==> pepper: inputs <==
==> flow/design.v (excerpt) <==
module ALU #(
    parameter DATA_W = 32
)
(
    input                       i_clk,    
    input                       i_rst_n,  
    input                       i_valid,  
    input [DATA_W - 1 : 0]      i_A,      
    input [DATA_W - 1 : 0]      i_B,      
    input [         2 : 0]      i_inst,   
    output [2*DATA_W - 1 : 0]   o_data,   
    output                      o_done    
);
    parameter S_IDLE           = 2'd0;
    parameter S_ONE_CYCLE_OP   = 2'd1;
    parameter S_MULTI_CYCLE_OP = 2'd2;
    reg  [         1: 0] state, state_nxt;  
    reg  [  DATA_W-1: 0] operand_a, operand_a_nxt;
    reg  [  DATA_W-1: 0] operand_b, operand_b_nxt;
    reg  [         2: 0] inst, inst_nxt;
    wire [  DATA_W-1: 0] add_buf, sub_buf;
    reg  [  2*DATA_W: 0] shift_reg, shift_reg_nxt;
    reg                  done, done_nxt;
    reg  [         4: 0] counter;
    assign add_buf = operand_a + operand_b;
    assign sub_buf = operand_a - operand_b;
    assign o_data = shift_reg[ 2*DATA_W-1: 0];
    assign o_done = done;
    always @(*) begin
        if (i_valid) begin
            operand_a_nxt = i_A;
            operand_b_nxt = i_B;
            inst_nxt      = i_inst;
        end
        else begin
            operand_a_nxt = operand_a;
            operand_b_nxt = operand_b;
            inst_nxt      = inst;
        end
    end
    always @(*) begin
        case(state)
            S_IDLE           :  begin
                if (i_valid) state_nxt = (i_inst >= 6 ) ? S_MULTI_CYCLE_OP : S_ONE_CYCLE_OP;
                else state_nxt = state;
            end
            S_ONE_CYCLE_OP   :  state_nxt = S_IDLE;
            S_MULTI_CYCLE_OP :  state_nxt = (counter == 31) ? S_IDLE : state;           
            default : state_nxt = state;
        endcase
    end
    always @(posedge i_clk) begin 
        counter <= (state == S_MULTI_CYCLE_OP) ? counter + 5'd1 : 5'd0;
    end
    always @(*) begin
  ...
export LEC_CHECK = 0
export CAP_MARGIN = 20
export CORE_MARGIN = 2
export CORE_UTILIZATION = 71
export CTS_CLUSTER_DIAMETER = 79
export CTS_CLUSTER_SIZE = 40
export PLACE_DENSITY_LB_ADDON = 0.28
export SETUP_SLACK_MARGIN = 0.49
export SLEW_MARGIN = 20
export TNS_END_PERCENT = 65
create_clock -name core_clock -period 3.59 [get_ports {i_clk}]
run.sh (not shown) runs the stock make flow with config.mk's settings and CLKGATE_MAP_FILE=.
==> willow: changes against pepper <==
==> flow/config.mk (replaced) <==
export PLATFORM = sky130hd
export DESIGN_NAME = ALU
export DESIGN_NICKNAME = ALU
export VERILOG_FILES = /design/flow/design.v
export SDC_FILE = /design/flow/constraint.sdc
export NUM_CORES = 4
export LEC_CHECK = 0
export CAP_MARGIN = 20
export CELL_PAD_IN_SITES_GLOBAL_PLACEMENT = 2
export CORE_MARGIN = 2
export CORE_UTILIZATION = 36
export CTS_CLUSTER_DIAMETER = 351
export CTS_CLUSTER_SIZE = 97
export PLACE_DENSITY = 0.39
export SLEW_MARGIN = 20
export TNS_END_PERCENT = 15
==> flow/constraint.sdc (replaced) <==
create_clock -name core_clock -period 7.0 [get_ports {i_clk}]
set_input_delay 1.4000 -clock core_clock [delete_from_list [all_inputs] [get_ports {i_clk}]]
set_output_delay 1.4000 -clock core_clock [all_outputs]
set_load 0.01 [all_outputs]
==> sierra: changes against pepper <==
--- a/flow/config.mk
+++ b/flow/config.mk
@@ -7,10 +7,8 @@
 export LEC_CHECK = 0
 export CAP_MARGIN = 20
 export CORE_MARGIN = 2
-export CORE_UTILIZATION = 71
+export CORE_UTILIZATION = 70
 export CTS_CLUSTER_DIAMETER = 79
 export CTS_CLUSTER_SIZE = 40
-export PLACE_DENSITY_LB_ADDON = 0.28
-export SETUP_SLACK_MARGIN = 0.49
 export SLEW_MARGIN = 20
 export TNS_END_PERCENT = 65
==> results <==
Outcome: pepper did not finish; willow no timing/DRC/antenna violations; sierra finished with violations
Stage where the flow stopped: pepper global routing; willow -; sierra -
Reasons for failing layout checks: pepper -; willow -; sierra negative setup slack
Total length of routed met3 wires: pepper -; willow 4.98 mm; sierra 12.7 mm
Post-Route Skew: pepper -; willow 0.0159 ns; sierra 0.0168 ns
Biggest cell category by area in the final layout: pepper -; willow combinational gates; sierra combinational gates
Biggest consumer: pepper -; willow combinational cells; sierra combinational cells
Die width: pepper 165 microns; willow 230 microns; sierra 166 microns
Number of placed cells counting well taps: pepper 2897; willow 3121; sierra 2937
1st-pass router iterations: pepper -; willow 5; sierra 13
Clk_buf instances: pepper -; willow 17; sierra 17
Cell internal power dissipation: pepper -; willow 3240 uW; sierra 6570 uW
Sequential cell fraction of total power: pepper -; willow 0.208; sierra 0.184
Sequential cell area: pepper -; willow 0.00348 sq mm; sierra 0.00349 sq mm
Number of tap instances: pepper -; willow 672; sierra 335
Total clock network power: pepper -; willow 1060 uW; sierra 1810 uW
Capturing instance or port of the critical path: pepper -; willow shift_reg[34]$_DFFE_PN0P_; sierra shift_reg[19]$_DFFE_PN0P_
Power is estimated from default activity; no workload was simulated.
